== raven ==
==> flow/design.v (excerpt) <==
module slave_apb ( 
                   output reg [ 8-1 : 0 ]   prdata, 			 
                   output reg                         pready, 			 
                   output reg                         pslverr,			 
		   input                	      penable,                   
                   input                	      pwrite, 			 
                   input 	         	      psel,  			 
                   input                              pclk,   			 
                   input                	      presetn, 			 
                   input      [ 8-1 : 0 ]   paddr,  			 
                   input      [ 8-1 : 0 ]   pwdata 			 
                   );
Size: roughly 3,100 cells after synthesis, about 1,600 flip-flops, about 31 I/O pins, ~64,000 µm² of cells after synthesis.
==> flow/config.mk <==
export PLATFORM = sky130hd
export DESIGN_NAME = slave_apb
export DESIGN_NICKNAME = slave_apb
export VERILOG_FILES = /design/flow/design.v
export SDC_FILE = /design/flow/constraint.sdc
export NUM_CORES = 4
export LEC_CHECK = 0
export CAP_MARGIN = 20
export CORE_MARGIN = 2
export CORE_UTILIZATION = 72
export CTS_CLUSTER_SIZE = 14
export PLACE_DENSITY = 0.6
export SETUP_SLACK_MARGIN = 0.95
export SLEW_MARGIN = 20
==> flow/constraint.sdc <==
create_clock -name core_clock -period 3.22 [get_ports {pclk}]
set_input_delay 0.6440 -clock core_clock [delete_from_list [all_inputs] [get_ports {pclk}]]
set_output_delay 0.6440 -clock core_clock [all_outputs]
set_load 0.01 [all_outputs]
run.sh (not shown) runs the stock make flow with config.mk's settings and CLKGATE_MAP_FILE=.
Setup changes, raven to onyx
diff --git a/flow/config.mk b/flow/config.mk
--- a/flow/config.mk
+++ b/flow/config.mk
@@ -7,0 +8 @@
+export ABC_AREA = 1
@@ -11,3 +12,4 @@
-export CTS_CLUSTER_SIZE = 14
-export PLACE_DENSITY = 0.6
-export SETUP_SLACK_MARGIN = 0.95
+export CTS_CLUSTER_DIAMETER = 91
+export CTS_CLUSTER_SIZE = 25
+export PLACE_DENSITY_LB_ADDON = 0.26
+export SETUP_SLACK_MARGIN = 0.28
==> flow/constraint.sdc <==
create_clock -name core_clock -period 3.14 [get_ports {pclk}]
set_input_delay 0.6280 -clock core_clock [delete_from_list [all_inputs] [get_ports {pclk}]]
set_output_delay 0.6280 -clock core_clock [all_outputs]
set_load 0.01 [all_outputs]
Results
Across onyx and raven, the outcome is the same: a clean finish for every run.
The higher total inserted antenna cells came out of onyx.
Weighted congestion at the end of routability-driven global placement, onyx and raven, lower one = onyx.
Per the comparison of onyx with raven, first-pass GRT wire length now sits higher, relative contribution of the clock network to total power moved down.
Looking at combinational share of power, onyx sits 1.8 points above raven.
Wire length, onyx vs raven: up by a little under 10%
What onyx reported for via count of the first global-routing pass has to be multiplied by 0.76 to get the figure for raven.
#### Input delta (ember over onyx)
diff --git a/flow/config.mk b/flow/config.mk
--- a/flow/config.mk
+++ b/flow/config.mk
@@ -8 +7,0 @@
-export ABC_AREA = 1
@@ -11,5 +10 @@
-export CORE_UTILIZATION = 72
-export CTS_CLUSTER_DIAMETER = 91
-export CTS_CLUSTER_SIZE = 25
-export PLACE_DENSITY_LB_ADDON = 0.26
-export SETUP_SLACK_MARGIN = 0.28
+export CORE_UTILIZATION = 58
==> flow/constraint.sdc <==
create_clock -name core_clock -period 5.02 [get_ports {pclk}]
set_input_delay 1.0040 -clock core_clock [delete_from_list [all_inputs] [get_ports {pclk}]]
set_output_delay 1.0040 -clock core_clock [all_outputs]
set_load 0.01 [all_outputs]
Notes after the runs:
- The sequential power of ember falls short of that of onyx by 37%.
- In ember, the HPWL after detailed placement came out 11,000 µm below the value in onyx.
- Clock insertion delay at the later pin of the skew report: ember > onyx
- Between ember and onyx, it is ember whose die area is higher, by 17%.
- The part of the power in registers of ember falls short of that of onyx by 10 points.
- Run comparison: onyx timing endpoint of the critical path mem[98][2]$_DFFE_PP_; ember timing endpoint of the critical path prdata[3]$_DFFE_PN0P_
- Taking onyx as the reference, in ember worst hold slack saw a decrease; number of iterations in the first detailed-routing pass now smaller.
### ember -> lagoon
diff --git a/flow/config.mk b/flow/config.mk
--- a/flow/config.mk
+++ b/flow/config.mk
@@ -10 +10,2 @@
-export CORE_UTILIZATION = 58
+export CORE_UTILIZATION = 37
+export PLACE_DENSITY = 0.6
==> flow/constraint.sdc <==
create_clock -name core_clock -period 5.46 [get_ports {pclk}]
set_input_delay 1.0920 -clock core_clock [delete_from_list [all_inputs] [get_ports {pclk}]]
set_output_delay 1.0920 -clock core_clock [all_outputs]
set_load 0.01 [all_outputs]
==> comparison <==
When the final numbers for ember and lagoon were put side by side, the cell area after layout turned out to be smaller in ember. Lower share of power burned in the clock network was reported by ember, not lagoon. Hold slack in lagoon is 0.013 ns higher than in ember.
--- input diff lagoon..indigo ---
diff --git a/flow/config.mk b/flow/config.mk
--- a/flow/config.mk
+++ b/flow/config.mk
@@ -10,2 +10,5 @@
-export CORE_UTILIZATION = 37
-export PLACE_DENSITY = 0.6
+export CORE_UTILIZATION = 72
+export CTS_CLUSTER_DIAMETER = 41
+export CTS_CLUSTER_SIZE = 15
+export PLACE_DENSITY = 0.38
+export SETUP_SLACK_MARGIN = 0.78
==> flow/constraint.sdc <==
create_clock -name core_clock -period 3.03 [get_ports {pclk}]
set_input_delay 0.6060 -clock core_clock [delete_from_list [all_inputs] [get_ports {pclk}]]
set_output_delay 0.6060 -clock core_clock [all_outputs]
set_load 0.01 [all_outputs]
Notes after the runs:
indigo did not stop at any stage, and its layout met the timing, design-rule and antenna checks. In the reports for lagoon and indigo, the smaller wire length belongs to lagoon. Slowest library cell on the worst path: sky130_fd_sc_hd__o2111ai_1 -> indigo, sky130_fd_sc_hd__nor2_1 -> lagoon. Diff lagoon -> indigo: critical path depth grew by 7; number of global-route vias before repair grew by 2,645; core occupancy in the finished layout grew by 43 points.
No activity file was given, so power comes from the tool's default toggle rates.
